==> run a <==
// top_module
module top_module(
    input wire clk,
    input wire rst,
    input wire spi_mosi,
    input wire spi_cs_n,
    input wire mic_data_1,
    input wire mic_data_2,
    output wire [7:0] out,
    output wire pos,
    output wire neg
);
wire [7:0] addr;
wire [7:0] value;
wire wr_en = 1;
wire rd_en = 1;
wire [7:0] mem_out;
wire [7:0] decimation_ratio;
wire dec_data_1;
wire dec_data_2;
wire dec_clk;
wire [7:0] filter_length;
wire [7:0] filter_out;
wire [15:0] capture_reg;
wire dummy;
wire dummy2;
wire corr_dec_en;
assign addr = capture_reg[15:8];
assign value = capture_reg[7:0];
    spi_port u_spi_port(
        .clk(clk),
        .rst_n(!rst),
        .spi_clk(clk),
        .spi_mosi(spi_mosi),
        .spi_miso(dummy),
        .spi_cs_n(spi_cs_n),
        .capture_reg(capture_reg)
    );
    config_memory u_memory(
        .clk(clk),            
        .rst_n(!rst),          
        .addr(addr),     
        .data_in(value),  
        .wr_en(wr_en),          
        .rd_en(rd_en),          
        .data_out(mem_out) 
    );
    demux1to2 u_demux1to2(
        .clk(clk),
        .rst_n(!rst),
        .sel(addr),
        .d(mem_out),
        .a(decimation_ratio),  
        .b(filter_length)
    );
    decimator u_decimator_1(
        .clk(clk),              
        .rst(rst),              
        .decimation_ratio(decimation_ratio),
        .data(mic_data_1),             
        .out(dec_data_1),              
        .dec_clk(dec_clk)           
    );
    decimator u_decimator_2(
        .clk(clk),              
        .rst(rst),              
        .decimation_ratio(decimation_ratio),
        .data(mic_data_2),             
        .out(dec_data_2),              
        .dec_clk(dummy2)           
    );
    buffer u_buffer(
        .clk(clk),         
        .rst(rst),         
        .en(corr_dec_en),
        .data_1(dec_data_1),        
        .data_2(dec_data_2),        
        .length(filter_length),
        .corr(out),
  ...
export LEC_CHECK = 0
export CAP_MARGIN = 5
export CORE_MARGIN = 2
export CORE_UTILIZATION = 72
export CTS_CLUSTER_DIAMETER = 360
export SETUP_SLACK_MARGIN = -0.23
export SLEW_MARGIN = 20
create_clock -name core_clock -period 2.81 [get_ports {clk}]
run.sh (not shown) runs the stock make flow with config.mk's settings and CLKGATE_MAP_FILE=.
==> run b (differences from run a) <==
- CAP_MARGIN: 5 -> 20
- CORE_UTILIZATION: 72 -> 40
- CTS_CLUSTER_DIAMETER: 360 -> not set
- SETUP_SLACK_MARGIN: -0.23 -> 1.25
==> flow/constraint.sdc (replaced) <==
create_clock -name core_clock -period 5.06 [get_ports {clk}]
set_input_delay 1.0120 -clock core_clock [delete_from_list [all_inputs] [get_ports {clk}]]
set_output_delay 1.0120 -clock core_clock [all_outputs]
set_load 0.01 [all_outputs]
==> run c (differences from run a) <==
- CAP_MARGIN: 5 -> 20
- CORE_UTILIZATION: 72 -> 68
- CTS_CLUSTER_DIAMETER: 360 -> not set
- SETUP_SLACK_MARGIN: -0.23 -> 1.47
==> flow/constraint.sdc (replaced) <==
create_clock -name core_clock -period 5.53 [get_ports {clk}]
set_input_delay 1.1060 -clock core_clock [delete_from_list [all_inputs] [get_ports {clk}]]
set_output_delay 1.1060 -clock core_clock [all_outputs]
set_load 0.01 [all_outputs]
==> qor summary <==
quantity                                                                                            run c                                   run b                                   run a
Outcome                                                                  no timing/DRC/antenna violations        no timing/DRC/antenna violations              complete, but fails checks
Violated checks                                                                                         -                                       -                            setup timing
Number of antenna violations at the first check in global routing                                       0                                       1                                       0
Total of endpoints with negative setup slack in the final report                                        0                                       0                                      44
Net switching power of the design                                                                 5.49 mW                                 6.37 mW                                 11.8 mW
Lkg Pwr                                                                                           16.7 nW                                 16.9 nW                                 17.3 nW
Worst setup path startpoint                                        u_spi_port.capture_reg[13]$_DFFE_PP0P_  u_spi_port.capture_reg[13]$_DFFE_PP0P_  u_spi_port.capture_reg[12]$_DFFE_PP0P_
Die Size                                                                                        42300 um2                               71300 um2                               40000 um2
Global routing usage on met2                                                                        39.9%                                   23.0%                                   49.1%
Reg-to-reg critical path startpoint                                u_spi_port.capture_reg[13]$_DFFE_PP0P_  u_spi_port.capture_reg[13]$_DFFE_PP0P_  u_spi_port.capture_reg[12]$_DFFE_PP0P_
Highest cell delay on the worst timing path                                                       0.60 ns                                 0.57 ns                                 0.56 ns
Hold path cells                                                                                         0                                       0                                       -
Vias per std cell                                                                                    5.36                                    4.71                                    5.52
Well Taps                                                                                             525                                     931                                     511
Setup tns final                                                                                      0 ns                                    0 ns                               -19.02 ns
Number of global-route vias before repair                                                           18400                                   18200                                   19700
Post-CTS setup buffers                                                                                  5                                      12                                       7
# diodes                                                                                                0                                       1                                       0
Layout clock area frac                                                                              7.25%                                   7.97%                                   7.59%
Largest net degree at the start of global routing                                                     259                                     224                                     106
Clock power frac                                                                                    29.3%                                   31.1%                                   29.0%
Fraction of area in multi-input gates                                                               32.9%                                   32.1%                                   32.2%
Power per cell area                                                                            506 nW/um2                              561 nW/um2                             1050 nW/um2
Clk Latency, worst-skew pair                                                                      0.58 ns                                 0.62 ns                                 0.59 ns
DR pass1 iterations                                                                                     8                                       5                                       5
GR Util All Layers                                                                                  24.5%                                   14.3%                                   28.9%
Power is estimated from default activity; no workload was simulated.
